--- flow/config.mk ---
export PLATFORM = sky130hd
export DESIGN_NAME = microprocessor
export DESIGN_NICKNAME = microprocessor
export VERILOG_FILES = /design/flow/design.v
export SDC_FILE = /design/flow/constraint.sdc
export NUM_CORES = 4
export LEC_CHECK = 0
export ABC_AREA = 1
export CAP_MARGIN = 20
export CELL_PAD_IN_SITES_GLOBAL_PLACEMENT = 1
export CORE_MARGIN = 2
export CORE_UTILIZATION = 40
export CTS_CLUSTER_DIAMETER = 44
export CTS_CLUSTER_SIZE = 93
export GPL_ROUTABILITY_DRIVEN = 1
export GPL_TIMING_DRIVEN = 0
export MAX_ROUTING_LAYER = met4
export MIN_ROUTING_LAYER = met2
export SETUP_SLACK_MARGIN = -0.15
export SLEW_MARGIN = 25
--- flow/constraint.sdc ---
create_clock -name core_clock -period 6.0 [get_ports {clk}]
set_input_delay 1.2000 -clock core_clock [delete_from_list [all_inputs] [get_ports {clk}]]
set_output_delay 1.2000 -clock core_clock [all_outputs]
set_load 0.01 [all_outputs]
--- flow/design.v ---
module alu(A, B, selector, R, flagZ, flagN, flagC);
    parameter BUS_SIZE = 32;
    input[BUS_SIZE - 1: 0] A;
    input[BUS_SIZE - 1: 0] B;
    input[2: 0] selector;
    output flagZ;
    output flagN;
    output reg flagC;
    output reg [BUS_SIZE - 1 : 0] R;
	always @(A, B, selector)
	begin
		flagC = 1'b0;
		if (selector == 3'b000)	
			{flagC, R} = A + B;
		else if (selector == 3'b001)
			R = A - B;
		else if (selector == 3'b010)
			R = A & B;
		else if (selector == 3'b011)
			R = A | B;
		else if (selector == 3'b100)
			R = A ^ B;
		else 
			R = {BUS_SIZE{1'b0}};
	end 
	assign flagZ = ~(|R);
	assign flagN = R[BUS_SIZE - 1];
endmodule
module extend_sign(dataIn, dataOut);
	parameter BUS_IN = 16;
	parameter BUS_SIZE = 32;
	input [BUS_IN - 1 : 0] dataIn;
	output [BUS_SIZE - 1 : 0] dataOut;
	assign dataOut = {{(BUS_SIZE - BUS_IN){dataIn[BUS_IN - 1]}}, dataIn};
endmodule 
module register(D, Q, enable, clk, rst);
	parameter BUS_SIZE = 32;
	input [BUS_SIZE - 1 : 0] D;
	input enable;
	input clk;
	input rst;
	output reg [BUS_SIZE - 1 : 0] Q;
	always @(posedge clk)
	begin
		if (rst)
			Q <= {BUS_SIZE{1'b0}};
		else if(enable)
			Q <= D;
	end
endmodule
module ports(
    input [2:0] portWrite,
    input valueWrite,
    input enWrite,
    output [7:0] valuePort,
    input clk,
    input rst
    );
	reg [7:0] enable;
	always @(portWrite, valueWrite)
	begin
		case(portWrite)
			3'd0:	enable = {{7{1'b0}}, 1'b1};
			3'd1:	enable = {{6{1'b0}}, 1'b1, {1{1'b0}}};
			3'd2:	enable = {{5{1'b0}}, 1'b1, {2{1'b0}}};
			3'd3:	enable = {{4{1'b0}}, 1'b1, {3{1'b0}}};
			3'd4:	enable = {{3{1'b0}}, 1'b1, {4{1'b0}}};
			3'd5:	enable = {{2{1'b0}}, 1'b1, {5{1'b0}}};
			3'd6:	enable = {{1{1'b0}}, 1'b1, {6{1'b0}}};
			3'd7:	enable = {1'b1, {7{1'b0}}};
		endcase 	
	end
	genvar i;
	generate
		for (i = 0; i < 8; i = i + 1)
		begin: GENERATE_REGISTERS_BLOCK
			register #(.BUS_SIZE(1)) regi (
				.D(valueWrite),
				.Q(valuePort[i]),
				.enable(enable[i] & enWrite),
				.clk(clk),
				.rst(rst)
			);
		end
	endgenerate
endmodule
module port_memory(dirSelect, enWrMemory, enWrPort, selectRead, inputPorts, valueWriteMem);
    input [7:0] dirSelect;
    output reg enWrMemory;
    output reg enWrPort;
    output reg selectRead;
    input [1:0] inputPorts;
    output reg [31:0] valueWriteMem;
    always @(*) begin
        selectRead = 1'b0;
        valueWriteMem = 32'b0;
        enWrMemory = 1'b0;
        enWrPort = 1'b0;
        if (dirSelect < 7'd8)
        begin
            enWrMemory = 1'b0;
            enWrPort = 1'b1;
        end else if (dirSelect == 7'd8 || dirSelect == 7'd9) begin
            selectRead = 1'b1;
            if (dirSelect == 7'd8) begin
                valueWriteMem = {{31'b0}, inputPorts[0]};              
            end else begin
                valueWriteMem = {{31'b0}, inputPorts[1]};
            end
        end else begin
            enWrMemory = 1'b1;
            enWrPort = 1'b0;
        end
    end
endmodule
module sram(outA, outB, clk, enWrite, writeData, dirWrite, dirA, dirB);
	parameter BUS_SIZE = 32;
	parameter DIR_SIZE_INTERNAL = 5;
	parameter MEM_SIZE = 32;
	input clk;
	input enWrite;
	input [BUS_SIZE - 1 : 0] writeData;
	input [DIR_SIZE_INTERNAL - 1 : 0] dirWrite;
	input [DIR_SIZE_INTERNAL - 1 : 0] dirA;
	input [DIR_SIZE_INTERNAL - 1 : 0] dirB;
	output [BUS_SIZE - 1 : 0] outA;
	output [BUS_SIZE - 1 : 0] outB;
	reg [BUS_SIZE - 1 : 0] MEM [0 : MEM_SIZE - 1];
	assign outA = (dirA == {DIR_SIZE_INTERNAL{1'b0}}) ? {BUS_SIZE{1'b0}} : MEM[dirA];
	assign outB = (dirB == {DIR_SIZE_INTERNAL{1'b0}}) ? {BUS_SIZE{1'b0}} : MEM[dirB];
	always @(posedge clk)
	begin
		if (enWrite)
			MEM[dirWrite] <= writeData;
	end	
endmodule 
module program_counter(clk, rst, enable, dirInBranch, dirInJump, dirSel, dirOut);
	parameter DIR_SIZE = 32;
	input clk;
	input rst;
	input enable;
	input [1 : 0] dirSel;
	input [DIR_SIZE - 1 : 0] dirInBranch;
	input [DIR_SIZE - 1 : 0] dirInJump;
	output reg [DIR_SIZE - 1 : 0] dirOut;
	wire [DIR_SIZE - 1 : 0] dirBranch_src, dirJump_src, dirNormal, dirOut_src;	
	reg [DIR_SIZE - 1 : 0] dirOut_A, dirOut_B, dirBranch, dirJump;
	assign dirOut_src = dirSel[0] == 1'b1 ? dirBranch : (dirSel[1] == 1'b1 ? dirJump_src : dirNormal);
	assign dirBranch_src = dirOut_B + dirInBranch;	
	assign dirJump_src = dirOut_B + dirInJump;
	assign dirNormal = dirOut + {{(DIR_SIZE - 1){1'b0}}, 1'b1};
	always @(posedge clk) begin
	   if (rst)
	       dirOut <= {DIR_SIZE{1'b0}};
	   else
	       dirOut <= dirOut_src;
	end	
	always @(posedge clk) begin
	   if (rst) begin
	       dirOut_A <= {DIR_SIZE{1'b0}};
	       dirOut_B <= {DIR_SIZE{1'b0}};
	       dirJump <= {DIR_SIZE{1'b0}};
	       dirBranch <= {DIR_SIZE{1'b0}};
	   end else begin
	       dirOut_A <= dirOut;
	       dirOut_B <= dirOut_A;
	       dirJump <= dirJump_src;
	       dirBranch <= dirBranch_src;
	   end
	end
endmodule 
module control_path(opCode, functionCode, MemaReg, enWrSram, ALUSelector, enWriteMemory, enablePC, fteALU, clk, rst, regDst, flagZ, dirSelPC);
	parameter BUS_SIZE = 32;
	parameter DIR_SIZE = 32;
	parameter OPC_SIZE = BUS_SIZE;
	input [6 - 1 : 0] opCode;
	input [6 - 1 : 0] functionCode;
	input clk;
	input rst;
	input flagZ;
	output reg MemaReg;
	output reg enWrSram;
	output reg [2 : 0] ALUSelector;
	output reg fteALU;
	output reg enWriteMemory;
	output reg enablePC;
	output reg regDst;
	output [1:0] dirSelPC;	
	reg branch_src;
	reg branch_A;
	reg branch_B;
	reg jump;
	reg regDst_src;
	reg [2 : 0] ALUSelector_src;
	reg fteALU_src;
	reg enWriteMemory_src; 
	reg enWriteMemory_A;
	reg MemaReg_src;
	reg MemaReg_A;
	reg MemaReg_B;
	reg enWrSram_src;
	reg enWrSram_A;
	reg enWrSram_B;
	always @(posedge clk) begin
	   if (rst) begin
	       regDst <= 1'b0;
	       ALUSelector <= 3'b000;
	       fteALU <= 1'b0;
	       branch_A <= 1'b0;
	       branch_B <= 1'b0;
	       enWriteMemory_A <= 1'b0;
	       enWriteMemory <= 1'b0;
	       MemaReg_A <= 1'b0;
	       MemaReg_B <= 1'b0;
	       MemaReg <= 1'b0;
	       enWrSram <= 1'b0;
	       enWrSram_A <= 1'b0;
	       enWrSram_B <= 1'b0;
	   end else begin
	       regDst <= regDst_src;
	       fteALU <= fteALU_src;
	       ALUSelector <= ALUSelector_src;
	       branch_A <= branch_src;
	       branch_B <= branch_A;
	       enWriteMemory_A <= enWriteMemory_src;
	       enWriteMemory <= enWriteMemory_A;
	       MemaReg_A <= MemaReg_src;
	       MemaReg_B <= MemaReg_A;
	       MemaReg <= MemaReg_B;
	       enWrSram_A <= enWrSram_src;
	       enWrSram_B <= enWrSram_A;
	       enWrSram <= enWrSram_B;
	   end
	end
	assign dirSelPC = {jump, branch_B & flagZ};
	always @(opCode, functionCode)
	begin
		MemaReg_src = 1'b0;
		enWrSram_src = 1'b0;
		ALUSelector_src = 3'b000;
		enWriteMemory_src = 1'b0;
		branch_src = 1'b0;
		jump = 1'b0;
		enablePC = 1'b1;
		fteALU_src = 1'b0;
		regDst_src = 1'b0;		
		if (opCode == 6'b0) begin
			regDst_src = 1'b1;
			case (functionCode)
				6'b100000: begin  
					ALUSelector_src = 3'b000;
                    enWrSram_src = 1'b1;
                end
				6'b100010: begin  
					ALUSelector_src = 3'b001;
                    enWrSram_src = 1'b1;
                end
				6'b100100: begin 
					ALUSelector_src = 3'b010;
                    enWrSram_src = 1'b1;
                end
				6'b100101: begin 
					ALUSelector_src = 3'b011;
                    enWrSram_src = 1'b1;
                end
				6'b100110: begin 
					ALUSelector_src = 3'b100;
                    enWrSram_src = 1'b1;
                end
				6'b000000: begin 
					ALUSelector_src = 3'b000;
			     end
				default: begin
					ALUSelector_src = 3'b000;
					enWrSram_src = 1'b0;
                end
			endcase
		end
		else begin
			case(opCode)
				6'b100011: begin  
					enWrSram_src = 1'b1;	
					fteALU_src = 1'b1;
					MemaReg_src = 1'b1;
				end
				6'b101011: begin  
					fteALU_src = 1'b1;
					enWriteMemory_src = 1'b1;
					regDst_src = 1'b0;
					MemaReg_src = 1'b0;
				end
				6'b000100: begin  
					branch_src = 1'b1;
					ALUSelector_src = 3'b001;
					regDst_src = 1'b0;	
					MemaReg_src = 1'b0;
				end
				6'b000010: begin  
					jump = 1'b1;
					regDst_src = 1'b0;
					fteALU_src = 1'b0;
					branch_src = 1'b0;	
					MemaReg_src = 1'b0;
					ALUSelector_src = 3'b000;
				end
				6'b001111: begin  
					regDst_src = 1'b0;
					fteALU_src = 1'b1;
					enWrSram_src = 1'b1;
				end
				6'b001000: begin  
				    fteALU_src = 1'b1;
					ALUSelector_src = 3'b000;
					enWrSram_src = 1'b1;
					regDst_src = 1'b0;
				end
				6'b001100: begin  
				    fteALU_src = 1'b1;
					ALUSelector_src = 3'b010;	
					enWrSram_src = 1'b1;
					regDst_src = 1'b0;
				end
				6'b001101: begin  
				    fteALU_src = 1'b1;
					ALUSelector_src = 3'b011;
					enWrSram_src = 1'b1;
					regDst_src = 1'b0; 
				end
				6'b001110: begin  
				    fteALU_src = 1'b1;
					ALUSelector_src = 3'b100;	
					enWrSram_src = 1'b1;
					regDst_src = 1'b0;
				end
				default: begin
					enWrSram_src = 1'b0;
					regDst_src = 1'b0;
					fteALU_src = 1'b0;
				end
			endcase
		end
	end
endmodule 
module data_path(opCode, MemaReg, enWrSram, ALUSelector, enablePC, fteALU, clk, rst, regDst, flagZ, dirSelPC, ALU_res_memory, outMemory_memory, DRB_reg_file_memory, imem_addr, imem_data);
	parameter BUS_SIZE = 32;
	parameter DIR_SIZE = BUS_SIZE;
	parameter OPC_SIZE = BUS_SIZE; 
	parameter DIR_SIZE_INTERNAL = 5;  
	input clk;
	input rst;
	input MemaReg;
	input enWrSram;
	input [2 : 0] ALUSelector;
	input enablePC;
	input fteALU;
	input regDst;
	output reg flagZ;
	input [1:0] dirSelPC;
	output [BUS_SIZE - 1 : 0] ALU_res_memory;
	input [BUS_SIZE - 1 : 0] outMemory_memory;
	output [BUS_SIZE - 1 : 0] DRB_reg_file_memory;	
	output [7 : 0] imem_addr;
	input [OPC_SIZE - 1 : 0] imem_data;
	output [OPC_SIZE - 1 : 0] opCode;
	wire [BUS_SIZE - 1 : 0] ALU_res;
	wire [BUS_SIZE - 1 : 0] DW_reg_file;	
	wire [BUS_SIZE - 1 : 0] ALU_inB;
	wire [BUS_SIZE - 1 : 0] extendedData6;
	wire [DIR_SIZE - 1 : 0] dirPC;
	wire [DIR_SIZE_INTERNAL - 1 : 0] dirWriteRF;
	wire flagN, flagC;
	reg [OPC_SIZE - 1 : 0] opCode_reg;
	wire [OPC_SIZE - 1 : 0] opCode_src;
	reg [BUS_SIZE - 1 : 0] DRA_reg_file_reg;
    reg [BUS_SIZE - 1 : 0] DRB_reg_file_reg;
    reg [BUS_SIZE - 1 : 0] DRB_B_reg_file_reg;
	wire [BUS_SIZE - 1 : 0] DRA_reg_file_src;
	wire [BUS_SIZE - 1 : 0] DRB_reg_file_src;
	wire [BUS_SIZE - 1 : 0] ALU_res_src;
	reg [BUS_SIZE - 1 : 0] ALU_res_reg;
	reg [BUS_SIZE - 1 : 0] ALU_B_res_reg;
	wire flagZ_src;
	wire [DIR_SIZE_INTERNAL - 1 : 0] RtE_src;
	reg [DIR_SIZE_INTERNAL - 1 : 0] RtE_reg;
	wire [DIR_SIZE_INTERNAL - 1 : 0] RdE_src;
	reg [DIR_SIZE_INTERNAL - 1 : 0] RdE_reg;
	wire [DIR_SIZE_INTERNAL - 1 : 0] dirWriteRF_src;
	reg [DIR_SIZE_INTERNAL - 1 : 0] dirWriteRFA_reg;
	reg [DIR_SIZE_INTERNAL - 1 : 0] dirWriteRFB_reg;
	reg [BUS_SIZE - 1 : 0] outMemory_reg;
	wire [BUS_SIZE - 1 : 0] extendedData16_src;
	reg [BUS_SIZE - 1 : 0] extendedData16_reg;
	assign RtE_src = opCode_reg[15 : 11];
	assign RdE_src = opCode_reg[20 : 16];
	assign opCode = opCode_reg;
	assign ALU_res_memory = ALU_res_reg;
	always @(posedge clk) begin
	   if (rst) begin
	       opCode_reg <= {OPC_SIZE{1'b0}};
	       DRA_reg_file_reg <= {BUS_SIZE{1'b0}};
	       DRB_reg_file_reg <= {BUS_SIZE{1'b0}};
	       DRB_B_reg_file_reg <= {BUS_SIZE{1'b0}};
	       ALU_res_reg <= {BUS_SIZE{1'b0}};
	       ALU_B_res_reg <= {BUS_SIZE{1'b0}};
	       RtE_reg <= {DIR_SIZE_INTERNAL{1'b0}};
	       RdE_reg <= {DIR_SIZE_INTERNAL{1'b0}};
	       dirWriteRFA_reg <= {DIR_SIZE_INTERNAL{1'b0}};
	       dirWriteRFB_reg <= {DIR_SIZE_INTERNAL{1'b0}};
	       outMemory_reg <= {BUS_SIZE{1'b0}};
	       extendedData16_reg <= {BUS_SIZE{1'b0}};
	       flagZ <= 1'b0;
	   end else begin
	       opCode_reg <= opCode_src;
	       DRA_reg_file_reg <= DRA_reg_file_src;
	       DRB_reg_file_reg <= DRB_reg_file_src;
	       DRB_B_reg_file_reg <= DRB_reg_file_reg; 
	       ALU_res_reg <= ALU_res_src;
	       ALU_B_res_reg <= ALU_res_reg;
	       RdE_reg <= RdE_src;
	       RtE_reg <= RtE_src;
	       dirWriteRFA_reg <= dirWriteRF_src;
	       dirWriteRFB_reg <= dirWriteRFA_reg;
	       outMemory_reg <= outMemory_memory;
	       flagZ <= flagZ_src;
	       extendedData16_reg <= extendedData16_src;
	   end	   
	end
	assign DW_reg_file = MemaReg ? outMemory_reg : ALU_B_res_reg;
	assign ALU_inB = fteALU ? extendedData16_reg : DRB_reg_file_reg;
	assign dirWriteRF_src = regDst ? RtE_reg : RdE_reg;
	assign DRB_reg_file_memory = DRB_B_reg_file_reg; 
	sram #(.BUS_SIZE(BUS_SIZE), .DIR_SIZE_INTERNAL(DIR_SIZE_INTERNAL)) RegFile (
		.outA(DRA_reg_file_src),
		.outB(DRB_reg_file_src),
		.clk(clk),
		.enWrite(enWrSram),
		.writeData(DW_reg_file),
		.dirWrite(dirWriteRFB_reg),  
		.dirA(opCode_reg[25 : 21]),  
		.dirB(opCode_reg[20 : 16])  
	);
	assign imem_addr = dirPC[7 : 0];
	assign opCode_src = imem_data;
	alu #(.BUS_SIZE(BUS_SIZE)) MyALU (
		.A(DRA_reg_file_reg),
		.B(ALU_inB),
		.selector(ALUSelector),
		.R(ALU_res_src),
		.flagZ(flagZ_src),
		.flagN(flagN),
		.flagC(flagC)
	);
	extend_sign #(.BUS_IN(16), .BUS_SIZE(BUS_SIZE)) ex_signal16(
		.dataIn(opCode_reg[15 : 0]),
		.dataOut(extendedData16_src)
	);
	extend_sign #(.BUS_IN(26), .BUS_SIZE(BUS_SIZE)) ex_signal6(
		.dataIn(opCode_reg[25 : 0]),
		.dataOut(extendedData6)
	);
	program_counter #(.DIR_SIZE(DIR_SIZE)) MyPC(
		.clk(clk),
		.rst(rst),
		.enable(enablePC),
		.dirInBranch(extendedData16_reg),
		.dirInJump(extendedData6),
		.dirSel(dirSelPC),
		.dirOut(dirPC)
	);
endmodule 
module microprocessor(clk, rst, outputPorts, inputPorts, imem_addr, imem_data, dmem_addr, dmem_we, dmem_wdata, dmem_rdata);
	parameter BUS_SIZE = 32;
	parameter DIR_SIZE = BUS_SIZE;
	parameter OPC_SIZE = BUS_SIZE; 
	parameter DIR_SIZE_INTERNAL = 5;  
	input clk;
	input rst;
	input [1:0] inputPorts;
	output [7:0] outputPorts;
	output [7:0] imem_addr;
	input [31:0] imem_data;
	output [7:0] dmem_addr;
	output dmem_we;
	output [31:0] dmem_wdata;
	input [31:0] dmem_rdata;
	wire MemaReg;
	wire rst_n;
	wire enWrSram;
	wire [2 : 0] ALUSelector;
	wire enWriteMemory;
	wire branch;
	wire jump;
	wire enablePC;
	wire fteALU;
	wire regDst;
	wire [OPC_SIZE - 1 : 0] opCode;
	wire flagZ;
	wire [1:0] dirSelPC;
	wire [BUS_SIZE - 1 : 0] outMemory;
	wire [BUS_SIZE - 1 : 0] DRB_reg_file;
	wire [BUS_SIZE - 1 : 0] ALU_res;	
	assign rst_n = rst;
	data_path #(.BUS_SIZE(BUS_SIZE), .DIR_SIZE(DIR_SIZE)) myData(
		.opCode(opCode),
		.MemaReg(MemaReg),
		.enWrSram(enWrSram),
		.ALUSelector(ALUSelector),
		.enablePC(enablePC),
		.fteALU(fteALU),
		.clk(clk),
		.rst(rst_n),
		.regDst(regDst),
		.dirSelPC(dirSelPC),
		.flagZ(flagZ),
		.ALU_res_memory(ALU_res),
		.outMemory_memory(outMemory),
		.DRB_reg_file_memory(DRB_reg_file),
		.imem_addr(imem_addr),
		.imem_data(imem_data)
	);
	control_path #(.BUS_SIZE(BUS_SIZE), .DIR_SIZE(DIR_SIZE)) myControl(
		.opCode(opCode[31:26]),
		.functionCode(opCode[5:0]),
		.MemaReg(MemaReg),
		.enWrSram(enWrSram),
		.ALUSelector(ALUSelector),
		.enWriteMemory(enWriteMemory),
		.fteALU(fteALU),
		.enablePC(enablePC),
		.clk(clk),
		.rst(rst_n),
		.regDst(regDst),
		.dirSelPC(dirSelPC),
		.flagZ(flagZ)	
	);
	wire [7:0] dirmemory;
	wire enablePortsController;
	wire enableMemoryController;
	wire selectReadMemory;
	wire [31:0] valueWriteMemAlt, memoryOut;
	assign dirmemory = ALU_res[7:0];
	assign dmem_addr = dirmemory;
	assign dmem_we = enWriteMemory & enableMemoryController;
	assign dmem_wdata = DRB_reg_file;
	assign memoryOut = dmem_rdata;
	assign outMemory = !selectReadMemory ? memoryOut : valueWriteMemAlt;
	port_memory cont_mem(
	   .dirSelect(dirmemory),
	   .enWrMemory(enableMemoryController),
	   .enWrPort(enablePortsController),
	   .selectRead(selectReadMemory),
	   .inputPorts(inputPorts),
	   .valueWriteMem(valueWriteMemAlt)
	);
	ports pt(
        .portWrite(dirmemory[2:0]),
        .valueWrite(DRB_reg_file[0]),
        .enWrite(enablePortsController & enWriteMemory),
        .valuePort(outputPorts),
        .clk(clk),
        .rst(rst_n)
	);
endmodule 
--- flow/run.sh ---
#!/bin/bash
# the make line also repeats each setting of config.mk as NAME=value (left out here)
make -C /OpenROAD-flow-scripts/flow DESIGN_CONFIG=/design/flow/config.mk WORK_HOME=/design/flow/orfs CLKGATE_MAP_FILE= finish
==> Changelog: implementation, run 1 <==
## Implementation

* Core Box Area at 163,000 sq um
* Num Clock Sinks at 1,345
* Area after DPL at 71,700 sq um
* Number of cell rows at 148
* FP Util at 40.2%
* XORs/XNORs by Area at 0.0536%
* Largest area contributor in the netlist: edfxtp_1
* Setup Buffers After CTS at 0
* Total Routing Usage GR at 84.6%
* Fail Step: global routing (5_1_grt)
* Distinct lib cells used at 47
* Top logic family: AND-OR/OR-AND gates
* AO/OA Area Share at 18.9%
* I/O pins at 125
* Ys cells at 7,292
* Cts hold-fix bufs at 0
* Top FF cell, synth: edfxtp_1
* Post-Syn Area at 65,400 sq um
* Simple Share, Synth at 15.3%
* HPWL Detailed at 301 mm
* Mux area share at 0.551%
* Outcome: stopped before the end
* Total CTS buffers at 180
* EDFF count, synth at 1,024
* Die width at 408 microns
* Max-area cell share at 47.0%
* Post-synth ARST share at 0%
* Post-Syn Instances at 7,292
* I/O Buffers at 124
* Inst Count DP at 9,672
* Synth top cell by count: nor2_1
* Most instantiated cells after synthesis: nor2_1, o21ai_0, edfxtp_1
* Routability cong. at 1.38
* Top cells, area: edfxtp_1, nor2_1, o21ai_0
* Post-CTS sizing at 0
* CTS Buffer Depth at 3
* Stop err: [ERROR GRT-0116] Global routing finished with congestion. Check the congestion regions in the DRC Viewer.
* Net Count, Synth at 7,482
* Fa+ha+maj area frac at 2.38%
* Flops & latches, synth at 1,345
* # H-tree levels at 4
* Yosys warns at 8
* Seq share, synth at 56.8%
* Die Area at 167,000 sq um
* YS chip area at 65,400 sq um
* Die H at 408 microns
* Clk root buf: clkbuf_16
* Gr ovfl total at 2,523
* Avg Cell Area, Syn at 8.97 sq um
[routing by layer]
metal | global-route usage (%) | GRT overflow
met4 | 64.7 | 135
met2 | 88.3 | 347
met5 | - | -
met3 | 91.8 | 2041
met1 | - | -
[stage by stage]
| stage | setup slack [ps] | hold WS (ps) |
|---|---|---|
| floorplan | 3060 | 388 |
| global placement | 266 | 395 |
| detailed placement | 581 | 396 |
| CTS | 571 | 406 |
==> run 2: changes to the inputs <==
ABC_AREA = not set   (was 1)
CELL_PAD_IN_SITES_GLOBAL_PLACEMENT = not set   (was 1)
CTS_CLUSTER_DIAMETER = not set   (was 44)
CTS_CLUSTER_SIZE = not set   (was 93)
GPL_ROUTABILITY_DRIVEN = not set   (was 1)
GPL_TIMING_DRIVEN = not set   (was 0)
MAX_ROUTING_LAYER = not set   (was met4)
MIN_ROUTING_LAYER = not set   (was met2)
SETUP_SLACK_MARGIN = not set   (was -0.15)
SLEW_MARGIN = 20   (was 25)
clock period = 5.01 ns   (was 6.0 ns; I/O delays follow)
==> run 2 against run 1 <==
The run now finishes clean. Synthesized area shrank 2.9%. Die size down 2.9%. Synthesized cell count fell by 35%.
==> Changelog: implementation, run 2 <==
## Implementation

* Outcome: no timing/DRC/antenna violations
* Ys cells at 4,717 (-35%)
* CP Capture Type: register
* Post-route DRC at 0
* Die width at 402 microns (-1.5%)
* CP Capture Point: myData.flagZ
* Cell depth of the worst flop-to-flop path at 17
* # H-tree levels at 4 (unchanged)
* Crit path depth at 17
* MaxCap Viol Count at 0
* Inst Count DP at 6,715 (-31%)
* RR Startpoint: myControl.fteALU
* Setup Buffers After CTS at 0 (unchanged)
* Via count at 42,600
* AO/OA Area Share at 10.5% (-8.4 points)
* Net Count, Synth at 4,907 (-34%)
* Seq share, synth at 58.5% (+1.7 points)
* Flop+latch power at 12.4 mW
* Post-synth ARST share at 0% (unchanged)
* Avg Cell Area, Syn at 13.5 sq um (+50%)
* Final Critical Period at 4580 ps
* Total CTS buffers at 147 (-18%)
* Register share of total power at 47.3%
* Buffers and inverters on the worst path at 3
* Layout Cells excl Fill at 6,984
* Post-Syn Instances at 4,717 (-35%)
* Total wire length at 206 mm
* Crit path from: myControl.fteALU
* EDFF count, synth at 1,024 (unchanged)
* Number of cell rows at 146 (-1.4%)
* Worst Skew at 48.7 ps
* Least-Margin Pin Slew at 1070 ps
* Critical path class: reg2reg
* RSZ-0062 raised after global routing: false
* Iter 0 DRT Violations at 4,573
* Clock Latency Late Sink at 830 ps
* Clock share of power at 41.3%
* Total Routing Usage GR at 25.0%
* Switching power at 6.79 mW
* CTS tree: yes
* Routability cong. at 0.942 (-32%)
* Area growth, synth to finish at 14.4%
* Logic pwr share at 11.3%
* Setup slack, reg-to-reg at 430 ps
* Synth top cell by count: edfxtp_1
* Pwr top: registers
* WP data arrival at 5280 ps
* Most Frequent Cell on Critical Path: buf_4
* Clk pin slew, worst setup/hold paths at 60 ps
* Peak fanout along the critical path at 11
* Hold Path Sink: myData.ALU_B_res_reg[23]
* HPWL Detailed at 128 mm (-57%)
* Final Setup Violations at 0
* PwrDens at 361 nW/um^2
* Post-Syn Area at 63,500 sq um (-2.9%)
* YS chip area at 63,500 sq um (-2.9%)
* Clk power at 10.8 mW
* Slew headroom at 28.2%
* Max incr delay on CP at 640 ps
* Routed len/inst at 29.5 microns
* I/O Buffers at 124 (unchanged)
* Antenna violations before repair at 7
* Reg2Reg Capture Point: myData.flagZ
* Mux area share at 18.4% (+18 points)
* Final number of max-transition violations at 0
* Core Box Area at 158,000 sq um (-2.8%)
* Distinct lib cells used at 90 (+91%)
* Worst path cell trace: and2_1, a21oi_1, ha_1, buf_4, nor4_1, nand4_1, a31oi_1, a211oi_1, buf_4, o21ai_1, xnor2_1, a211oi_1, a21oi_1, buf_4, and4_1, and4_1, and4b_1
* Simple Share, Synth at 6.29% (-9.1 points)
* Worst Setup Start Kind: register
* First-pass GRT wire length at 295 mm
* Largest area contributor in the netlist: edfxtp_1
* Post-route ant nets at 0
* Final Hold Violation Tally at 0
* Worst EP required at 5710 ps
* Max Clk Rate at 0.218 GHz
* XORs/XNORs by Area at 0.786% (+0.73 points)
* Most instantiated cells after synthesis: edfxtp_1, a21oi_1, mux2i_1
* P_comb at 2.97 mW
* FP Util at 40.2% (-0.041 points)
* Worst hold stages at 1
* Flops & latches, synth at 1,345 (unchanged)
* Total power at 26.2 mW
* Die Area at 162,000 sq um (-2.9%)
* Sw Share at 25.9%
* Max-area cell share at 48.4% (+1.4 points)
* Tool warning count at 93
* Top FF cell, synth: edfxtp_1
* DRT Pass-1 Iters at 6
* Number of nets in the layout at 4,984
* CTS Buffer Depth at 3 (unchanged)
* Num Clock Sinks at 1,345 (unchanged)
* Top cells, area: edfxtp_1, dfxtp_1, mux4_2
* I/O pins at 125 (unchanged)
* Clk root buf: clkbuf_16
* HP Start: myData.ALU_res_reg[23]
* P_leak at 24.3 nW
* CP max-delay cell: and2_1
* Delay-heaviest family, CP: simple AND/OR/NAND/NOR gates
* Max IR drop VDD at 0.000263 V
* Fa+ha+maj area frac at 2.45% (+0.071 points)
* Yosys warns at 8 (unchanged)
* Pint at 19.4 mW
* Die H at 402 microns (-1.5%)
* Top logic family: multiplexers
* Worst Hold Class: reg2reg
* Vias in the first global route at 42,000
* Largest net degree at the start of global routing at 148
* Fin Setup TNS at 0 ps
* Gr ovfl total at 0
* Vias per cell at 6.10
* Fin crit share at 91.4%
[run 2: repair_timing]
action | 4_1_cts | 5_1_grt
hold buffers | 0 | 0
setup endpoints to repair | 0 | 1
resized | 0 | 1
[run 2: area by class of cell]
cell class	instances	area, sq um
antenna	1	2.50
timing repair buffer	273	2750
fill	13800	85300
tap	2072	2590
clock inverter	87	906
multi-input combinational	2889	24700
inverter	138	518
clock buffer	179	3960
sequential	1345	37200
[run 2: per-stage QoR]
step	hold WS [ps]	setup WS [ps]	area (sq um)	utilization, %
after floorplan	403	797	63500	-
after global placement	422	331	67700	42.9
after detailed placement	424	345	67700	42.9
after CTS	432	276	72600	46.0
after global routing	444	18.3	72700	46.0
final	425	430	72700	46.0
[run 2: layer usage]
metal / GRT usage (%) / vias to the layer above / routed length [microns]
li1: - / 18500 / -
met1: 32.6 / 21700 / 82000
met2: 42.0 / 1954 / 100000
met3: 3.93 / 451 / 15600
met4: 9.78 / 2 / 8200
met5: 0 / - / 13
==> run 3: changes to the inputs <==
CORE_UTILIZATION = 62   (was 40)
clock period = 3.1 ns   (was 5.01 ns; I/O delays follow)
==> run 3 against run 2 <==
The layout now fails its checks (setup timing). Non-clock buffer count rose by 508. Utilization rose by 30 points. Routed wire length rose by 0.62%. Combinational power rose by 120%. Via count rose by 7.6%. Synthesized area did not move. Sequential cell count did not move. Clock power rose by 56%. Hold slack got worse by 140 ps. Sequential share of layout area fell by 3.2 points. Worst setup slack got worse by 1200 ps. Global-route usage rose by 15 points.
==> Changelog: implementation, run 3 <==
## Implementation

* Iter 0 DRT Violations at 5,360 (+17%)
* Die width at 324 microns (-19%)
* CTS Buffer Depth at 3 (unchanged)
* Switching power at 11.0 mW (+62%)
* Via count at 45,800 (+7.6%)
* Die Area at 105,000 sq um (-35%)
* P_comb at 6.60 mW (+120%)
* Delay-heaviest family, CP: AND-OR/OR-AND gates
* Yosys warns at 8 (unchanged)
* Vias in the first global route at 45,600 (+8.6%)
* Most instantiated cells after synthesis: edfxtp_1, a21oi_1, mux2i_1
* DRT Pass-1 Iters at 5 (-1)
* I/O pins at 125 (unchanged)
* Net Count, Synth at 4,907 (unchanged)
* Peak fanout along the critical path at 3 (-8)
* Crit path depth at 17 (unchanged)
* Area growth, synth to finish at 21.9%
* RSZ-0062 raised after global routing: true
* Sw Share at 25.4% (-0.53 points)
* Pre-CTS worst setup slack at -949 ps (-1290 ps)
* Met1 Track Usage GR at 51.4% (+19 points)
* Crit path from: myControl.fteALU
* Critical path class: reg2reg
* Clk pin slew, worst setup/hold paths at 70 ps (about the same)
* Top logic family: multiplexers
* Tool warning count at 99 (+6.5%)
* Buffers and inverters on the worst path at 3 (unchanged)
* Least-Margin Pin Slew at 1020 ps (-50.9 ps)
* Post-route DRC at 0 (unchanged)
* Max-area cell share at 48.4% (unchanged)
* First-pass GRT wire length at 298 mm (+0.92%)
* Worst EP required at 3810 ps (-1900 ps)
* Layout fillers at 6,315 (-54%)
* PwrDens at 560 nW/um^2 (+55%)
* Setup ws final at -727 ps (-1160 ps)
* Fin Setup TNS at -5820 ps (-5820 ps)
* Gr ovfl total at 0 (unchanged)
* Sequential cell area at 37,200 sq um (about the same)
* Outcome: complete, but fails checks
* Clk power at 16.8 mW (+56%)
* Worst hold stages at 4 (+3)
* Slew headroom at 31.8% (+3.6 points)
* Met3 GRT Util at 9.63% (+5.7 points)
* Cell depth of the worst flop-to-flop path at 17 (unchanged)
* Post-Syn Area at 63,500 sq um (unchanged)
* Worst Hold Class: in2reg
* Final Setup Violations at 19 (+19)
* Worst path cell trace: buf_6, mux2i_4, inv_2, ha_4, fa_2, a21o_1, a221o_2, buf_6, nand3_4, nand2_1, xnor2_1, a211o_1, a2111oi_4, nand4_1, nor4_2, and4_1, and4b_1
* Total wire length at 207 mm (+0.62%)
* Reg2Reg Capture Point: myData.flagZ
* Top FF cell, synth: edfxtp_1
* Fin crit share at 123% (+32 points)
* Worst Setup Start Kind: register
* Synth top cell by count: edfxtp_1
* Simple Share, Synth at 6.29% (unchanged)
* Total Routing Usage GR at 39.6% (+15 points)
* Distinct lib cells used at 90 (unchanged)
* Pint at 32.4 mW (+67%)
* Core Box Area at 102,000 sq um (-36%)
* CP Capture Point: myData.flagZ
* Register share of total power at 46.1% (-1.2 points)
* AO/OA Area Share at 10.5% (unchanged)
* Number of nets in the layout at 5,482 (+10%)
* Total power at 43.4 mW (+65%)
* P_leak at 27.2 nW (+12%)
* Final Critical Period at 3830 ps (-752 ps)
* HPWL Detailed at 132 mm (+3.3%)
* # H-tree levels at 4 (unchanged)
* Logic pwr share at 15.2% (+3.9 points)
* Busiest grt layer: met2
* Flop+latch power at 20.0 mW (+61%)
* Post-route ant nets at 0 (unchanged)
* Mux area share at 18.4% (unchanged)
* XORs/XNORs by Area at 0.786% (unchanged)
* MaxCap Viol Count at 0 (unchanged)
* RR Startpoint: myControl.fteALU
* I/O Buffers at 124 (unchanged)
* Max incr delay on CP at 370 ps (-270 ps)
* Die H at 324 microns (-19%)
* Flops & latches, synth at 1,345 (unchanged)
* Total CTS buffers at 137 (-6.8%)
* FP Util at 62.4% (+22 points)
* Layout check faults: setup timing
* Clk root buf: clkbuf_16
* CP max-delay cell: a221o_2
* Clock Latency Late Sink at 780 ps (-50 ps)
* Number of cell rows at 117 (-20%)
* Max IR drop VDD at 0.000538 V (+100%)
* Pwr top: registers
* Num Clock Sinks at 1,345 (unchanged)
* Final number of max-transition violations at 0 (unchanged)
* Largest net degree at the start of global routing at 155 (+4.7%)
* Ys cells at 4,717 (unchanged)
* Avg Cell Area, Syn at 13.5 sq um (unchanged)
* Comb gate area at 26,200 sq um (+5.8%)
* CTS tree: yes
* Top cells, area: edfxtp_1, dfxtp_1, mux4_2
* Post-synth ARST share at 0% (unchanged)
* Met2 Usage GRT at 62.1% (+20 points)
* CP Capture Type: register
* Routability cong. at 0.986 (+4.6%)
* Clock share of power at 38.7% (-2.6 points)
* YS chip area at 63,500 sq um (unchanged)
* Hold Path Sink: pt.enable[6]
* Post-Syn Instances at 4,717 (unchanged)
* WP data arrival at 4540 ps (-740 ps)
* HP Start: rst
* Most Frequent Cell on Critical Path: buf_6
* Final core utilization at 76.1% (+30 points)
* Routed len/inst at 30.6 microns (+3.7%)
* Worst Skew at 53.2 ps (+4.57 ps)
* EDFF count, synth at 1,024 (unchanged)
* Final Hold Violation Tally at 0 (unchanged)
* Seq share, synth at 58.5% (unchanged)
* Max Clk Rate at 0.261 GHz (+20%)
* Fa+ha+maj area frac at 2.45% (unchanged)
* Antenna violations before repair at 10 (+3)
* Largest area contributor in the netlist: edfxtp_1
* Setup slack, reg-to-reg at -730 ps (-1160 ps)
* Vias per cell at 6.76 (+11%)
[run 3: timing repair]
action                     4_1_cts  5_1_grt
pin swaps                       45       68
cloned                           0        1
setup buffers                   33       23
setup endpoints to repair       23       23
hold buffers                     0        0
resized                        168      122
[run 3: final cells by class]
class | instances | share of cell area [%]
multi-input cells | 2889 | 33.8
flip-flops and latches | 1345 | 48.1
repair buffers | 781 | 9.37
diodes | 8 | 0.0258
clock inverters | 78 | 1.15
inverters | 138 | 0.679
clock buffers | 170 | 4.73
well taps | 1368 | 2.21
[run 3: per-layer routing]
layer	part of all wire [%]	up-vias	routed length [microns]
met5	0.011	-	23
met4	5.9	4	12300
met3	12	774	23900
met2	46	2939	95500
met1	37	22600	75800
li1	-	19500	-
[run 3: per-stage QoR]
stage	hold slack, ps	cell area [sq um]	cells
after global placement	416	71000	6475
final	285	77400	6777
after CTS	260	76700	6753
after floorplan	403	63600	4717
after global routing	309	77400	6773
after detailed placement	424	71000	6475
==> run 4: changes to the inputs <==
CORE_UTILIZATION = 70   (was 62)
CTS_CLUSTER_SIZE = 20   (was not set)
clock period = 3.59 ns   (was 3.1 ns; I/O delays follow)
==> run 4 against run 3 <==
Still fails the layout checks on setup timing. Sequential cell count unchanged. Synthesized cell count unchanged. Clock skew decreased by 17 ps. Maximum frequency increased by 1.1%. Cell count decreased by 5.5%. Count of clock-buffer cells in the layout increased by 19. Sequential power decreased by 14%. Highest routed layer unchanged.
==> Changelog: implementation, run 4 <==
## Implementation

* Reg2Reg Capture Point: myData.flagZ
* Logic pwr share at 14.0% (-1.2 points)
* Worst path cell trace: buf_12, mux2i_4, ha_4, buf_4, buf_4, and3_1, and3_1, o21ai_2, and2_4, o22ai_1, a221o_1, a2111oi_4, nand4_1, nor4_2, and4_1, and4b_1
* Inst Count DP at 6,149 (-5.0%)
* Worst Hold Class: in2reg
* Fin Setup TNS at -289 ps (+5530 ps)
* Seq share, synth at 58.5% (unchanged)
* XORs/XNORs by Area at 0.786% (unchanged)
* Iter 0 DRT Violations at 6,890 (+29%)
* Net Count, Synth at 4,907 (unchanged)
* First-pass GRT wire length at 298 mm (+0.21%)
* Flop+latch power at 17.3 mW (-14%)
* Outcome: complete, but fails checks
* Peak fanout along the critical path at 8 (+5)
* # H-tree levels at 4 (unchanged)
* Tool warning count at 97 (-2.0%)
* Simple Share, Synth at 6.29% (unchanged)
* Crit path from: myControl.fteALU
* CP Capture Type: register
* MaxCap Viol Count at 0 (unchanged)
* Worst Skew at 36.5 ps (-16.7 ps)
* Max IR drop VDD at 0.000626 V (+16%)
* Largest area contributor in the netlist: edfxtp_1
* Least-Margin Pin Slew at 1170 ps (+150 ps)
* Crit path depth at 16 (-1)
* Setup ws final at -197 ps (+530 ps)
* Distinct lib cells used at 90 (unchanged)
* P_leak at 25.9 nW (-4.7%)
* Mux area share at 18.4% (unchanged)
* Most instantiated cells after synthesis: edfxtp_1, a21oi_1, mux2i_1
* Layout fillers at 4,716 (-25%)
* Worst EP required at 4280 ps (+470 ps)
* RSZ-0062 raised after global routing: true
* Buffers and inverters on the worst path at 3 (unchanged)
* FP Util at 70.6% (+8.1 points)
* Clk pin slew, worst setup/hold paths at 60 ps (about the same)
* Setup slack, reg-to-reg at -200 ps (+530 ps)
* Fa+ha+maj area frac at 2.45% (unchanged)
* Worst hold stages at 4 (unchanged)
* Number of nets in the layout at 5,312 (-3.1%)
* Switching power at 9.10 mW (-17%)
* Yosys warns at 8 (unchanged)
* Top cells, area: edfxtp_1, dfxtp_1, mux4_2
* Final Setup Violations at 2 (-17)
* Cell depth of the worst flop-to-flop path at 16 (-1)
* CTS Buffer Depth at 3 (unchanged)
* Vias per cell at 7.31 (+8.2%)
* Cts hold-fix bufs at 0 (unchanged)
* Final number of max-transition violations at 0 (unchanged)
* Total wire length at 206 mm (-0.62%)
* Sequential cell area at 37,200 sq um (about the same)
* Core Box Area at 90,000 sq um (-12%)
* WP data arrival at 4480 ps (-60 ps)
* DRT Pass-1 Iters at 8 (+3)
* Worst Setup Start Kind: register
* RR Startpoint: myControl.fteALU
* Layout check faults: setup timing
* Max-area cell share at 48.4% (unchanged)
* CP Capture Point: myData.flagZ
* Number of cell rows at 110 (-6.0%)
* Delay-heaviest family, CP: simple AND/OR/NAND/NOR gates
* Clk power at 13.7 mW (-18%)
* P_comb at 5.06 mW (-23%)
* HPWL Detailed at 126 mm (-4.8%)
* Post-route ant nets at 0 (unchanged)
* EDFF count, synth at 1,024 (unchanged)
* Post-synth ARST share at 0% (unchanged)
* Critical path class: reg2reg
* Die H at 305 microns (-5.8%)
* Total CTS buffers at 133 (-2.9%)
* Ys cells at 4,717 (unchanged)
* Post-Syn Instances at 4,717 (unchanged)
* I/O pins at 125 (unchanged)
* Fin crit share at 105% (-18 points)
* CTS tree: yes
* Sw Share at 25.2% (-0.14 points)
* Layout Cells excl Fill at 6,403 (-5.5%)
* Clock Latency Late Sink at 770 ps (about the same)
* Die Area at 93,200 sq um (-11%)
* Area growth, synth to finish at 17.0%
* Clk root buf: clkbuf_16
* CP max-delay cell: a2111oi_4
* Final Critical Period at 3790 ps (-39.9 ps)
* Hold Path Sink: pt.enable[6]
* Via count at 46,800 (+2.2%)
* Pint at 27.0 mW (-17%)
* Comb gate area at 25,100 sq um (-3.9%)
* Vias in the first global route at 46,700 (+2.4%)
* Avg Cell Area, Syn at 13.5 sq um (unchanged)
* Slew headroom at 21.8% (-10 points)
* Clock share of power at 38.1% (-0.6 points)
* YS chip area at 63,500 sq um (unchanged)
* HP Start: rst
* Die width at 305 microns (-5.8%)
* Top FF cell, synth: edfxtp_1
* Gr ovfl total at 0 (unchanged)
* AO/OA Area Share at 10.5% (unchanged)
* Final Hold Violation Tally at 0 (unchanged)
* Routability cong. at 0.986 (about the same)
* Flops & latches, synth at 1,345 (unchanged)
* Top logic family: multiplexers
* Post-route DRC at 0 (unchanged)
* PwrDens at 486 nW/um^2 (-13%)
* Pre-CTS worst setup slack at -544 ps (+405 ps)
* Total Routing Usage GR at 44.1% (+4.5 points)
* I/O Buffers at 124 (unchanged)
* Synth top cell by count: edfxtp_1
* Max incr delay on CP at 380 ps (about the same)
* Hold_ws at 415 ps (+130 ps)
* Largest net degree at the start of global routing at 147 (-5.2%)
* Register share of total power at 47.9% (+1.8 points)
* Num Clock Sinks at 1,345 (unchanged)
* Post-Syn Area at 63,500 sq um (unchanged)
* Antenna violations before repair at 10 (unchanged)
* Max Clk Rate at 0.264 GHz (+1.1%)
* Pwr top: registers
* Routed len/inst at 32.2 microns (+5.2%)
## run 4: final cells by class
type | instances | share of cell area [%]
Sequential cell | 1345 | 50.1
Multi-Input combinational cell | 2889 | 33.8
Timing Repair Buffer | 615 | 7.66
Clock buffer | 189 | 5.21
Tap cell | 1176 | 1.98
Inverter | 138 | 0.697
Clock inverter | 45 | 0.515
Antenna cell | 6 | 0.0202
## run 4: per-stage QoR
stage               power [mW]  instance area [sq um]  util [%]
floorplan                 20.2                  63600         -
global placement          22.2                  69500      77.2
detailed placement        22.3                  69500      77.2
CTS                       35.8                  74000      82.2
global route              36.9                  74300      82.5
finish                    36.1                  74300      82.5
## run 4: layer usage
metal / part of all wire (%) / up-vias / global-route usage, %
li1: - / 19100 / -
met3: 14 / 1133 / 11.5
met1: 33 / 22500 / 55.9
met2: 46 / 4034 / 68.9
met4: 7.1 / 8 / 27.0
met5: 0.026 / - / 0
## run 4: timing repair
item	in CTS	in global routing
buffers inserted	10	4
pin swaps	19	19
resized	44	49
hold endpoints to repair	0	0
setup endpoints to repair	10	14
==> run 5: changes to the inputs <==
CORE_UTILIZATION = 72   (was 70)
CTS_CLUSTER_DIAMETER = 91   (was not set)
CTS_CLUSTER_SIZE = not set   (was 20)
MAX_ROUTING_LAYER = met4   (was not set)
PLACE_DENSITY_LB_ADDON = 0.21   (was not set)
SETUP_SLACK_MARGIN = 0.66   (was not set)
clock period = 6.0 ns   (was 3.59 ns; I/O delays follow)
==> run 5 against run 4 <==
The run now finishes clean. Critical path depth fell by 1. Count of clock-buffer cells in the layout fell by 18. First-iteration DRC count rose by 9.5%. Hold slack improved by 2.9 ps. Worst setup slack improved by 1300 ps. Register-to-register slack improved by 1300 ps. Synthesized area did not move. Critical path type unchanged. Highest routed layer is now met4.
==> Changelog: implementation, run 5 <==
## Implementation

* Outcome: no timing/DRC/antenna violations
* Max-area cell share at 48.4% (unchanged)
* Final Critical Period at 4880 ps (+1090 ps)
* Final Setup Violations at 0 (-2)
* Flop+latch power at 10.3 mW (-40%)
* Total CTS buffers at 133 (unchanged)
* Setup ws final at 1120 ps (+1320 ps)
* PwrDens at 296 nW/um^2 (-39%)
* HPWL Detailed at 121 mm (-4.1%)
* Clock share of power at 38.3% (+0.2 points)
* P_leak at 23.6 nW (-8.8%)
* Final Hold Violation Tally at 0 (unchanged)
* Yosys warns at 8 (unchanged)
* Final number of max-transition violations at 0 (unchanged)
* Total wire length at 208 mm (+0.74%)
* Distinct lib cells used at 90 (unchanged)
* CP Capture Point: myData.flagZ
* Cts hold-fix bufs at 0 (unchanged)
* WP data arrival at 5530 ps (+1050 ps)
* Final core utilization at 80.5% (-2.1 points)
* Fin Setup TNS at 0 ps (+289 ps)
* Via count at 45,800 (-2.1%)
* HP Start: myData.dirWriteRFA_reg[4]
* CTS tree: yes
* RSZ-0062 raised after global routing: false
* Die H at 301 microns (-1.4%)
* Top FF cell, synth: edfxtp_1
* Synth top cell by count: edfxtp_1
* CP max-delay cell: dfxtp_1
* Number of nets in the layout at 4,920 (-7.4%)
* Die Area at 90,600 sq um (-2.7%)
* FP Util at 72.9% (+2.3 points)
* Largest area contributor in the netlist: edfxtp_1
* Routed len/inst at 34.6 microns (+7.4%)
* Avg Cell Area, Syn at 13.5 sq um (unchanged)
* YS chip area at 63,500 sq um (unchanged)
* CTS Buffer Depth at 3 (unchanged)
* Worst EP required at 6650 ps (+2370 ps)
* Net Count, Synth at 4,907 (unchanged)
* Die width at 301 microns (-1.4%)
* Buffers and inverters on the worst path at 1 (-2)
* Simple Share, Synth at 6.29% (unchanged)
* Sw Share at 26.1% (+0.88 points)
* Fin crit share at 81.3% (-24 points)
* Top logic family: multiplexers
* Reg2Reg Capture Point: myData.flagZ
* Logic pwr share at 12.0% (-2.0 points)
* Top cells, area: edfxtp_1, dfxtp_1, mux4_2
* Worst Setup Start Kind: register
* Gr ovfl total at 0 (unchanged)
* P_comb at 2.49 mW (-51%)
* Most instantiated cells after synthesis: edfxtp_1, a21oi_1, mux2i_1
* Slew headroom at 17.3% (-4.5 points)
* Clk root buf: clkbuf_16
* Routability cong. at 1.01 (+2.4%)
* Vias in the first global route at 45,900 (-1.8%)
* # H-tree levels at 4 (unchanged)
* DRT Pass-1 Iters at 8 (unchanged)
* Switching power at 5.42 mW (-40%)
* EDFF count, synth at 1,024 (unchanged)
* Least-Margin Pin Slew at 1240 ps (+64.0 ps)
* Peak fanout along the critical path at 17 (+9)
* Core Box Area at 87,200 sq um (-3.2%)
* AO/OA Area Share at 10.5% (unchanged)
* Pint at 15.4 mW (-43%)
* Post-route DRC at 0 (unchanged)
* Post-Syn Instances at 4,717 (unchanged)
* Layout Cells excl Fill at 6,006 (-6.2%)
* RR Startpoint: myControl.fteALU
* Max Clk Rate at 0.205 GHz (-22%)
* Max incr delay on CP at 870 ps (+490 ps)
* Post-Syn Area at 63,500 sq um (unchanged)
* Post-route ant nets at 0 (unchanged)
* Num Clock Sinks at 1,345 (unchanged)
* MaxCap Viol Count at 0 (unchanged)
* Vias per cell at 7.63 (+4.3%)
* Fa+ha+maj area frac at 2.45% (unchanged)
* Seq share, synth at 58.5% (unchanged)
* Register share of total power at 49.7% (+1.8 points)
* Pwr top: registers
* Clk pin slew, worst setup/hold paths at 70 ps (about the same)
* Antenna violations before repair at 20 (+10)
* Area growth, synth to finish at 10.4%
* Crit path depth at 15 (-1)
* Hold Path Sink: myData.dirWriteRFB_reg[4]
* Post-synth ARST share at 0% (unchanged)
* Cell depth of the worst flop-to-flop path at 15 (-1)
* Worst hold stages at 1 (-3)
* Pre-CTS worst setup slack at 1270 ps (+1820 ps)
* Flops & latches, synth at 1,345 (unchanged)
* Crit path from: myControl.fteALU
* Delay-heaviest family, CP: simple AND/OR/NAND/NOR gates
* Largest net degree at the start of global routing at 106 (-28%)
* Inst Count DP at 5,750 (-6.5%)
* I/O Buffers at 124 (unchanged)
* Critical path class: reg2reg
* Clk power at 7.95 mW (-42%)
* Clock Latency Late Sink at 800 ps (+30 ps)
* Total Routing Usage GR at 47.2% (+3.1 points)
* Tool warning count at 92 (-5.2%)
* Post-CTS sizing at 0 (-100%)
* CP Capture Type: register
* Number of cell rows at 108 (-1.8%)
* XORs/XNORs by Area at 0.786% (unchanged)
* Ys cells at 4,717 (unchanged)
* Setup Buffers After CTS at 0 (-10)
* Max IR drop VDD at 0.000364 V (-42%)
* I/O pins at 125 (unchanged)
* Iter 0 DRT Violations at 7,544 (+9.5%)
* Mux area share at 18.4% (unchanged)
* Worst Skew at 71.9 ps (+35.4 ps)
* Setup slack, reg-to-reg at 1120 ps (+1320 ps)
* Worst path cell trace: and2_1, buf_4, a21oi_1, ha_1, nand2_1, nor4_1, o211ai_1, a31o_2, a21oi_1, a41oi_1, xnor2_1, nand2_1, and4_1, and4_1, and4b_1
* Worst Hold Class: reg2reg
* First-pass GRT wire length at 298 mm (-0.26%)
[run 5: per-stage QoR]
stage / hold slack (ps) / area [sq um] / power (mW)
6_report: 418 / 70100 / 20.8
5_1_grt: 441 / 70100 / 21.2
4_1_cts: 436 / 70100 / 20.6
3_5_place_dp: 423 / 66000 / 12.9
3_3_place_gp: 416 / 66000 / 12.9
2_1_floorplan: 403 / 63500 / 12.1
[run 5: layer usage]
| metal | up-vias | track usage (%) | wire [microns] |
|---|---|---|---|
| li1 | 18300 | - | - |
| met1 | 21900 | 57.1 | 66600 |
| met2 | 4349 | 69.5 | 93000 |
| met3 | 1250 | 15.0 | 32300 |
| met4 | 0 | 29.5 | 15800 |
| met5 | - | - | 0 |
[run 5: final cells by class]
class / count / area (sq um)
multi-input cells: 2889 / 24700
well taps: 1155 / 1450
repair buffers: 223 / 2130
fillers: 4585 / 17000
flip-flops and latches: 1345 / 37200
diodes: 13 / 32.5
clock buffers: 171 / 3500
clock inverters: 72 / 561
inverters: 138 / 518
==> run 6: changes to the inputs <==
CORE_UTILIZATION = 65   (was 72)
CTS_CLUSTER_DIAMETER = not set   (was 91)
MAX_ROUTING_LAYER = not set   (was met4)
PLACE_DENSITY_LB_ADDON = 0.03   (was 0.21)
SETUP_SLACK_MARGIN = 1.44   (was 0.66)
TNS_END_PERCENT = 5   (was not set)
clock period = 4.87 ns   (was 6.0 ns; I/O delays follow)
==> run 6 against run 5 <==
Highest routed layer is now met5. Clock skew fell by 36 ps. Via count down 3.6%. Largest power group unchanged. Count of clock-buffer cells in the layout is 14 higher. Critical path type unchanged.
==> Changelog: implementation, run 6 <==
## Implementation

* Outcome: no timing/DRC/antenna violations
* RSZ-0062 raised after global routing: true
* I/O Buffers at 124 (unchanged)
* XORs/XNORs by Area at 0.786% (unchanged)
* Worst Setup Start Kind: register
* Top logic family: multiplexers
* Crit path from: myControl.fteALU
* Reg2Reg Capture Point: myData.flagZ
* First-pass GRT wire length at 287 mm (-3.5%)
* Via count at 44,200 (-3.6%)
* Total power at 26.1 mW (+26%)
* CP Capture Point: myData.flagZ
* Area growth, synth to finish at 13.2%
* Logic pwr share at 12.6% (+0.6 points)
* Fa+ha+maj area frac at 2.45% (unchanged)
* Total CTS buffers at 138 (+3.8%)
* Max IR drop VDD at 0.000459 V (+26%)
* Seq share, synth at 58.5% (unchanged)
* Number of cell rows at 114 (+5.6%)
* Most instantiated cells after synthesis: edfxtp_1, a21oi_1, mux2i_1
* Largest area contributor in the netlist: edfxtp_1
* Post-route ant nets at 0 (unchanged)
* Clk power at 10.1 mW (+27%)
* Synth top cell by count: edfxtp_1
* Die Area at 100,000 sq um (+11%)
* MaxCap Viol Count at 0 (unchanged)
* Peak fanout along the critical path at 5 (-12)
* Num Clock Sinks at 1,345 (unchanged)
* Post-Syn Instances at 4,717 (unchanged)
* DRT Pass-1 Iters at 5 (-3)
* Worst EP required at 5570 ps (-1080 ps)
* Switching power at 6.64 mW (+22%)
* Number of nets in the layout at 4,987 (+1.4%)
* Net Count, Synth at 4,907 (unchanged)
* RR Startpoint: myControl.fteALU
* Layout fillers at 6,148 (+34%)
* Iter 0 DRT Violations at 6,147 (-19%)
* Final Hold Violation Tally at 0 (unchanged)
* CTS Buffer Depth at 3 (unchanged)
* Clk pin slew, worst setup/hold paths at 60 ps (about the same)
* FP Util at 65.7% (-7.2 points)
* # H-tree levels at 4 (unchanged)
* Post-route DRC at 0 (unchanged)
* P_leak at 24.2 nW (+2.6%)
* Most Frequent Cell on Critical Path: nand4_1
* Delay-heaviest family, CP: simple AND/OR/NAND/NOR gates
* Final Setup Violations at 0 (unchanged)
* Clock Latency Late Sink at 780 ps (-20 ps)
* Sw Share at 25.4% (-0.71 points)
* Gr ovfl total at 0 (unchanged)
* Max incr delay on CP at 450 ps (-420 ps)
* CP max-delay cell: dfxtp_4
* Slew headroom at 22.2% (+4.8 points)
* P_comb at 3.31 mW (+33%)
* Hold Path Sink: myData.ALU_B_res_reg[31]
* Fin crit share at 80.0% (-1.4 points)
* Setup ws final at 975 ps (-145 ps)
* Distinct lib cells used at 90 (unchanged)
* Buffers and inverters on the worst path at 1 (unchanged)
* Final number of max-transition violations at 0 (unchanged)
* Post-synth ARST share at 0% (unchanged)
* Routability cong. at 0.969 (-4.1%)
* Routed len/inst at 32.6 microns (-5.8%)
* Clk root buf: clkbuf_16
* HPWL Detailed at 124 mm (+2.2%)
* Tool warning count at 96 (+4.3%)
* Worst hold stages at 1 (unchanged)
* Top FF cell, synth: edfxtp_1
* Top cells, area: edfxtp_1, dfxtp_1, mux4_2
* Yosys warns at 8 (unchanged)
* Total wire length at 202 mm (-2.9%)
* Simple Share, Synth at 6.29% (unchanged)
* Setup slack, reg-to-reg at 970 ps (-140 ps)
* Antenna violations before repair at 12 (-40%)
* Die width at 317 microns (+5.2%)
* Pint at 19.5 mW (+27%)
* Clock share of power at 38.6% (+0.3 points)
* Die H at 317 microns (+5.2%)
* Worst Skew at 35.6 ps (-36.4 ps)
* Crit path depth at 14 (-1)
* I/O pins at 125 (unchanged)
* EDFF count, synth at 1,024 (unchanged)
* Largest net degree at the start of global routing at 129 (+22%)
* CP Capture Type: register
* Mux area share at 18.4% (unchanged)
* Flops & latches, synth at 1,345 (unchanged)
* AO/OA Area Share at 10.5% (unchanged)
* Ys cells at 4,717 (unchanged)
* Final Critical Period at 3900 ps (-985 ps)
* Pwr top: registers
* Fin Setup TNS at 0 ps (unchanged)
* Flop+latch power at 12.7 mW (+23%)
* CTS tree: yes
* YS chip area at 63,500 sq um (unchanged)
* Max-area cell share at 48.4% (unchanged)
* Vias in the first global route at 43,100 (-6.0%)
* Register share of total power at 48.7% (-1.0 points)
* Cell depth of the worst flop-to-flop path at 14 (-1)
* Critical path class: reg2reg
* PwrDens at 364 nW/um^2 (+23%)
* Max Clk Rate at 0.257 GHz (+25%)
* Least-Margin Pin Slew at 1160 ps (-72.4 ps)
* Total Routing Usage GR at 40.3% (-6.9 points)
* Avg Cell Area, Syn at 13.5 sq um (unchanged)
* Worst Hold Class: reg2reg
* HP Start: myData.ALU_res_reg[31]
* Post-Syn Area at 63,500 sq um (unchanged)
* Vias per cell at 7.13 (-6.5%)
* Pre-CTS worst setup slack at 327 ps (-946 ps)
* WP data arrival at 4590 ps (-940 ps)
* Core Box Area at 96,700 sq um (+11%)
* Worst path cell trace: mux2i_4, inv_2, ha_4, fa_2, a21o_1, a221o_2, xor2_1, a221oi_2, nand4_1, a2111oi_4, nand4_1, nor4_4, and4_1, and4b_1
## run 6: final cells by class
type	count	area, sq um	area share [%]
clock inverter	61	484	0.674
sequential	1345	37200	51.8
inverter	138	522	0.726
timing repair buffer	284	2790	3.88
tap	1276	1600	2.22
clock buffer	185	3770	5.25
antenna	11	27.5	0.0383
multi-input combinational	2890	25500	35.4
## run 6: metrics by stage
stage	cell area, sq um	cells	util (%)	hold slack [ps]
floorplan	63600	4717	-	403
global placement	66700	5914	68.9	418
detailed placement	66700	5917	69.0	422
CTS	71300	6168	73.7	430
global route	71900	6183	74.3	449
finish	71900	6190	74.3	436
## run 6: timing repair
action	in CTS	in global routing
resized	49	94
cloned	1	1
hold buffers	0	0
buffers inserted	4	10
setup endpoints to repair	21	19
pin swaps	11	17
## run 6: layer usage
layer	global-route usage, %	vias to the layer above	share of wire, %	routed length [microns]
met5	0	-	0.0064	13
met4	19.0	2	4.9	9910
met3	11.1	635	13	26400
met2	61.1	3198	45	91100
met1	54.6	21800	37	74300
li1	-	18500	-	-
==> run 7: changes to the inputs <==
ABC_AREA = 1   (was not set)
CAP_MARGIN = 15   (was 20)
CELL_PAD_IN_SITES_GLOBAL_PLACEMENT = 1   (was not set)
CORE_UTILIZATION = 40   (was 65)
CTS_CLUSTER_DIAMETER = 44   (was not set)
CTS_CLUSTER_SIZE = 100   (was not set)
GPL_ROUTABILITY_DRIVEN = 1   (was not set)
GPL_TIMING_DRIVEN = 0   (was not set)
HOLD_SLACK_MARGIN = 0.03   (was not set)
MAX_ROUTING_LAYER = met4   (was not set)
MIN_ROUTING_LAYER = met2   (was not set)
PLACE_DENSITY_LB_ADDON = not set   (was 0.03)
SETUP_SLACK_MARGIN = -0.15   (was 1.44)
SLEW_MARGIN = 35   (was 20)
TNS_END_PERCENT = not set   (was 5)
clock period = 6.0 ns   (was 4.87 ns; I/O delays follow)
==> run 7 against run 6 <==
The flow now stops in global routing (5_1_grt). Synthesized area rose by 3.0%. Synthesized cell count is 55% higher. Die size up 66%.
==> Changelog: implementation, run 7 <==
## Implementation

* Outcome: stopped before the end
* Fail Step: global routing (5_1_grt)
* Stop err: [ERROR GRT-0116] Global routing finished with congestion. Check the congestion regions in the DRC Viewer.
* Post-CTS sizing at 0 (-100%)
* Top cells, area: edfxtp_1, nor2_1, o21ai_0
* Max-area cell share at 47.0% (-1.4 points)
* Routability cong. at 1.38 (+43%)
* Simple Share, Synth at 15.3% (+9.1 points)
* Number of cell rows at 148 (+30%)
* Net Count, Synth at 7,482 (+52%)
* Num Clock Sinks at 1,345 (unchanged)
* YS chip area at 65,400 sq um (+3.0%)
* AO/OA Area Share at 18.9% (+8.4 points)
* Distinct lib cells used at 47 (-48%)
* Mux area share at 0.551% (-18 points)
* Die Area at 167,000 sq um (+66%)
* XORs/XNORs by Area at 0.0536% (-0.73 points)
* Die H at 408 microns (+29%)
* Avg Cell Area, Syn at 8.97 sq um (-33%)
* Cts hold-fix bufs at 0 (unchanged)
* Post-Syn Instances at 7,292 (+55%)
* Total CTS buffers at 182 (+32%)
* Post-Syn Area at 65,400 sq um (+3.0%)
* Setup Buffers After CTS at 0 (-4)
* Post-synth ARST share at 0% (unchanged)
* Synth top cell by count: nor2_1
* Seq share, synth at 56.8% (-1.7 points)
* Yosys warns at 8 (unchanged)
* Top logic family: AND-OR/OR-AND gates
* Top FF cell, synth: edfxtp_1
* Ys cells at 7,292 (+55%)
* HPWL Detailed at 304 mm (+150%)
* FP Util at 40.2% (-25 points)
* CTS Buffer Depth at 3 (unchanged)
* Fa+ha+maj area frac at 2.38% (-0.071 points)
* I/O pins at 125 (unchanged)
* Clk root buf: clkbuf_16
* Die width at 408 microns (+29%)
* Most instantiated cells after synthesis: nor2_1, o21ai_0, edfxtp_1
* Largest area contributor in the netlist: edfxtp_1
* Inst Count DP at 9,684 (+64%)
* Core Box Area at 163,000 sq um (+68%)
* Gr ovfl total at 2,605
* Flops & latches, synth at 1,345 (unchanged)
* # H-tree levels at 4 (unchanged)
* I/O Buffers at 124 (unchanged)
* EDFF count, synth at 1,024 (unchanged)
* Total Routing Usage GR at 85.2%
## run 7: per-layer routing
layer | GRT usage, % | overflow
met5 | - | -
met3 | 92.3 | 2108
met2 | 88.8 | 311
met4 | 65.7 | 186
met1 | - | -
## run 7: through the flow
stage / power, mW / util, % / worst slack, ps / instance area, sq um / hold WS [ps]
floorplan: 12.3 / - / 3060 / 65400 / 388
global placement: 14.4 / 42.7 / 266 / 69400 / 395
CTS: 26.1 / 48.7 / 549 / 79100 / 384
detailed placement: 14.4 / 44.6 / 552 / 72400 / 396
Power figures rest on the tool's default switching activity, not on a simulated workload.
